==> flow/design.v (excerpt) <==
module cordicMagPh
   #(parameter integer N        = 13,  
     parameter integer XY_WIDTH = 18)  
    (input  wire                           clk,
     input  wire                           reset,    
     input  wire                           st,       
     input  wire signed [XY_WIDTH - 1 : 0] xin,      
     input  wire signed [XY_WIDTH - 1 : 0] yin,      
     output reg                            rdy,      
     output wire        [XY_WIDTH - 1 : 0] mag,      
     output wire signed [XY_WIDTH + 1 : 0] ph);
export LEC_CHECK = 0
export CAP_MARGIN = 0
export CORE_ASPECT_RATIO = 0.83
export CORE_MARGIN = 2
export CORE_UTILIZATION = 72
export CTS_CLUSTER_DIAMETER = 26
export CTS_CLUSTER_SIZE = 83
export GPL_TIMING_DRIVEN = 1
export PLACE_DENSITY = 0.37
export SETUP_SLACK_MARGIN = 1.69
export SLEW_MARGIN = 20
export TNS_END_PERCENT = 5
create_clock -name core_clock -period 5.89 [get_ports {clk}]
run.sh (not shown) runs the stock make flow with config.mk's settings and CLKGATE_MAP_FILE=.
The starting point ran to the end with violations: negative setup slack.
Next try:
- CTS_CLUSTER_DIAMETER: 26 -> 380
- PLACE_DENSITY: 0.37 -> not set
- PLACE_DENSITY_LB_ADDON: not set -> 0.22
- SETUP_SLACK_MARGIN: 1.69 -> 1.73
After rerunning: This time the run ran to the end with violations: max-capacitance violations, max-slew violations, negative setup slack. Critical path depth shrinks by 1. Sequential cell count does not change. Setup slack got worse by 330 ps. Global-route usage shrinks by 0.45 points. Sequential share of layout area stays flat. Utilization shrinks by 0.31 points. Fmax shrinks by 4.7%. Final cell count barely changes.
Next try:
- CTS_CLUSTER_DIAMETER: 380 -> 374
- PLACE_DENSITY_LB_ADDON: 0.22 -> 0.06
- SETUP_SLACK_MARGIN: 1.73 -> -0.57
- SLEW_MARGIN: 20 -> 25
- TNS_END_PERCENT: 5 -> 100
- clock period: 5.89 -> 5.75 ns (I/O delays scaled with it)
- With this change the flow reached the layout checks and failed them: negative setup slack
- worst setup slack loses 200 ps
- first-iteration DRC count decreases by about 1.4%
- clock skew fell by 5.2 ps
- register-to-register slack gets worse by 200 ps
- synthesized area is unchanged
- design area came out lower by about 0.8%
Next try:
- CAP_MARGIN: 0 -> 20
- CORE_ASPECT_RATIO: 0.83 -> not set
- CORE_UTILIZATION: 72 -> 40
- CTS_CLUSTER_DIAMETER: 374 -> not set
- CTS_CLUSTER_SIZE: 83 -> not set
- GPL_TIMING_DRIVEN: 1 -> not set
- PLACE_DENSITY_LB_ADDON: 0.06 -> not set
- SETUP_SLACK_MARGIN: -0.57 -> not set
- SLEW_MARGIN: 25 -> 20
- TNS_END_PERCENT: 100 -> not set
- clock period: 5.75 -> 6.03 ns (I/O delays scaled with it)
After rerunning:
- The new run completed, yet does not pass: negative setup slack
- via count fell by roughly a tenth
- fmax is higher by roughly a tenth
- cell area barely changes
- setup slack gets better by 920 ps
- sequential share of layout area is about the same
- critical path depth shrinks by 1
- flip-flop count is unchanged
- clock skew hardly moves
- final cell count grows by a little under a tenth
- worst hold slack got worse by 76 ps
Next try:
- CORE_UTILIZATION: 40 -> 67
- CTS_CLUSTER_SIZE: not set -> 37
- SETUP_SLACK_MARGIN: not set -> 1.7
- clock period: 6.03 -> 5.83 ns (I/O delays scaled with it)
Now the flow failed in 5_1_grt.
Die area is lower by well over a third.
Area after synthesis stays the same.
Synthesized cell count stays the same.
Next try:
- CORE_UTILIZATION: 67 -> 65
- CTS_CLUSTER_SIZE: 37 -> not set
- SETUP_SLACK_MARGIN: 1.7 -> not set
- clock period: 5.83 -> 6.31 ns (I/O delays scaled with it)
The changed run completed, yet does not pass: negative setup slack.
Area after synthesis is unchanged.
Die area goes up by 3.0%.
Synthesized cell count does not change.

the previous run:
cordicMagPh again, from the RTL that the note above started with.
Design cordicMagPh, start of the top module:
module cordicMagPh
   #(parameter integer N        = 13,  
     parameter integer XY_WIDTH = 18)  
    (input  wire                           clk,
     input  wire                           reset,    
     input  wire                           st,       
     input  wire signed [XY_WIDTH - 1 : 0] xin,      
     input  wire signed [XY_WIDTH - 1 : 0] yin,      
     output reg                            rdy,      
     output wire        [XY_WIDTH - 1 : 0] mag,      
     output wire signed [XY_WIDTH + 1 : 0] ph);
==> flow/config.mk <==
export PLATFORM = sky130hd
export DESIGN_NAME = cordicMagPh
export DESIGN_NICKNAME = cordicMagPh
export VERILOG_FILES = /design/flow/design.v
export SDC_FILE = /design/flow/constraint.sdc
export NUM_CORES = 4
export LEC_CHECK = 0
export CAP_MARGIN = 20
export CORE_MARGIN = 2
export CORE_UTILIZATION = 71
export PLACE_DENSITY_LB_ADDON = 0.01
export SLEW_MARGIN = 20
==> flow/constraint.sdc <==
create_clock -name core_clock -period 5.93 [get_ports {clk}]
set_input_delay 1.1860 -clock core_clock [delete_from_list [all_inputs] [get_ports {clk}]]
set_output_delay 1.1860 -clock core_clock [all_outputs]
set_load 0.01 [all_outputs]
Although it ran to completion, the previous run produced a layout that fails the final checks because of setup timing.
Modified inputs, the current run compared to the previous run
- a deleted PLACE_DENSITY_LB_ADDON that had been 0.01
- an added CTS_CLUSTER_SIZE of 79
- a change of CORE_UTILIZATION from 71 to 40
- a change of SLEW_MARGIN from 20 to 5
- a change of the clock period (ns, I/O delays scaled along) from 5.93 to 8.0
==> results <==
Across the previous run and the current run, a clean result was obtained everywhere but in the previous run.
The previous run -> stages 100% | layout checks FAIL | setup timing
Top fanout value on the critical path (the current run over the previous run): increase, 4
Sort the previous run and the current run by tap cell count, descending, and the current run comes first.
Looking at core utilization, the current run sits below the previous run.
The current run reports a lower non-clock buffer area fraction after layout than the previous run does.
The global-route usage reported for the current run is smaller than that of the previous run by 21 points.
Re aggregate routed wire length: the current run is 0.32% down on the previous run.
When the current run is measured against the previous run, its met3 layer wire length in the routed design turns out about 44% lower.
The previous run → the current run: maximum number of pins on one net before global-route repair went down by 4, count of cell instances traversed by the critical path went down by 2, via total after detailed routing went down by about 8%.

## run A
cordicMagPh again, from the RTL that the note above started with.
Settings: LEC_CHECK=0, ABC_AREA=1, CAP_MARGIN=0, CORE_ASPECT_RATIO=0.99, CORE_MARGIN=2, CORE_UTILIZATION=48, CTS_CLUSTER_DIAMETER=266, CTS_CLUSTER_SIZE=100, GPL_TIMING_DRIVEN=0, PLACE_DENSITY=0.76, SLEW_MARGIN=0, TNS_END_PERCENT=5; clock period 11.4 ns.
Run A: no failed stages, no open violations at the end
Changes in run B relative to run A:
# run A
export LEC_CHECK = 0
export ABC_AREA = 1
export CAP_MARGIN = 0
export CORE_ASPECT_RATIO = 0.99
export CORE_MARGIN = 2
export CORE_UTILIZATION = 48
export CTS_CLUSTER_DIAMETER = 266
export CTS_CLUSTER_SIZE = 100
export GPL_TIMING_DRIVEN = 0
export PLACE_DENSITY = 0.76
export SLEW_MARGIN = 0
export TNS_END_PERCENT = 5
create_clock -name core_clock -period 11.4 [get_ports {clk}]
# run B
export LEC_CHECK = 0
export ABC_AREA = 0
export CAP_MARGIN = 10
export CELL_PAD_IN_SITES_DETAIL_PLACEMENT = 1
export CELL_PAD_IN_SITES_GLOBAL_PLACEMENT = 2
export CORE_ASPECT_RATIO = 0.83
export CORE_MARGIN = 2
export CORE_UTILIZATION = 35
export CTS_CLUSTER_SIZE = 83
export GPL_ROUTABILITY_DRIVEN = 0
export GPL_TIMING_DRIVEN = 1
export MAX_ROUTING_LAYER = met4
export MIN_ROUTING_LAYER = met2
export PLACE_DENSITY_LB_ADDON = 0.22
export SETUP_SLACK_MARGIN = 0.2
export SLEW_MARGIN = 0
export TNS_END_PERCENT = 70
create_clock -name core_clock -period 11.4 [get_ports {clk}]
## What came out
Sort run B and run A by clock tree buffer count of the final layout, descending, and run A comes first.
In the flow results for run B and run A, the worst clock skew on the final layout is larger on run B.
Main kind of combinational logic by area = adder cells: run B; main kind of combinational logic by area = simple AND/OR/NAND/NOR gates: run A
Per the comparison of run B with run A, sum of buffers and inverters on the critical path dropped 2, top achievable clock speed down 9.4%, sequential fraction of total cell area increased by 0.60 points relative to the old numbers.
Run A vs run B, most used routing layer: met2 vs met3
In the tables for run B and run A, count of plain and timing-repair buffers in the layout reads lower with run B.
Input changes introduced in run C (baseline for comparison: run B):
# run B
export LEC_CHECK = 0
export ABC_AREA = 0
export CAP_MARGIN = 10
export CELL_PAD_IN_SITES_DETAIL_PLACEMENT = 1
export CELL_PAD_IN_SITES_GLOBAL_PLACEMENT = 2
export CORE_ASPECT_RATIO = 0.83
export CORE_MARGIN = 2
export CORE_UTILIZATION = 35
export CTS_CLUSTER_SIZE = 83
export GPL_ROUTABILITY_DRIVEN = 0
export GPL_TIMING_DRIVEN = 1
export MAX_ROUTING_LAYER = met4
export MIN_ROUTING_LAYER = met2
export PLACE_DENSITY_LB_ADDON = 0.22
export SETUP_SLACK_MARGIN = 0.2
export SLEW_MARGIN = 0
export TNS_END_PERCENT = 70
create_clock -name core_clock -period 11.4 [get_ports {clk}]
# run C
export LEC_CHECK = 0
export CAP_MARGIN = 20
export CORE_MARGIN = 2
export CORE_UTILIZATION = 40
export SLEW_MARGIN = 20
create_clock -name core_clock -period 8.0 [get_ports {clk}]
- In run C, the half-perimeter wire length after detailed placement came out 13% below the value in run B.
- Run C ended with more worst slew margin relative to its limit than run B.
Edits applied to the flow inputs when going from run C to run D:
# run C
export LEC_CHECK = 0
export CAP_MARGIN = 20
export CORE_MARGIN = 2
export CORE_UTILIZATION = 40
export SLEW_MARGIN = 20
create_clock -name core_clock -period 8.0 [get_ports {clk}]
# run D
export LEC_CHECK = 0
export ABC_AREA = 1
export CAP_MARGIN = 20
export CELL_PAD_IN_SITES_GLOBAL_PLACEMENT = 3
export CORE_ASPECT_RATIO = 0.74
export CORE_MARGIN = 4
export CORE_UTILIZATION = 20
export CTS_CLUSTER_DIAMETER = 138
export CTS_CLUSTER_SIZE = 35
export GPL_ROUTABILITY_DRIVEN = 0
export MIN_ROUTING_LAYER = met2
export SLEW_MARGIN = 20
export TNS_END_PERCENT = 50
create_clock -name core_clock -period 8.0 [get_ports {clk}]
### Flow results
Final checks on run D, whose flow otherwise completed, came back failing, citing DRC.
Compared with run C, run D has less setup slack.
The met3 usage in global routing of run D exceeds that of run C by 50 points.
Start point of the critical path: x[8] -> run D, x[7] -> run C
Capturing element of the worst setup path: x[13] -> run D, x[12] -> run C
The final reports for run D and run C show count of cell instances traversed by the critical path higher in the former.
Comparing run D and run C, the lower met2 wirelength from detailed routing was measured on run C.
Run D vs. run C: placeable core region shows an increase of 120%; post-synthesis share of cell area spent on and, or, nand and nor gates shows an increase of 13 points; ratio of final minimum period to clock period shows an increase of 1.5 points.
Going from run C to run D, the maximum frequency was found to have gone down by about 1.6%.
Relative to run C, the number of clock buffers in the layout of run D is lower by 2.
For run C, the most heavily used metal layer in global routing was met2, unlike run D, where it was met3.
Run C vs run D, uppermost signal routing layer after detailed routing: met4 vs met5
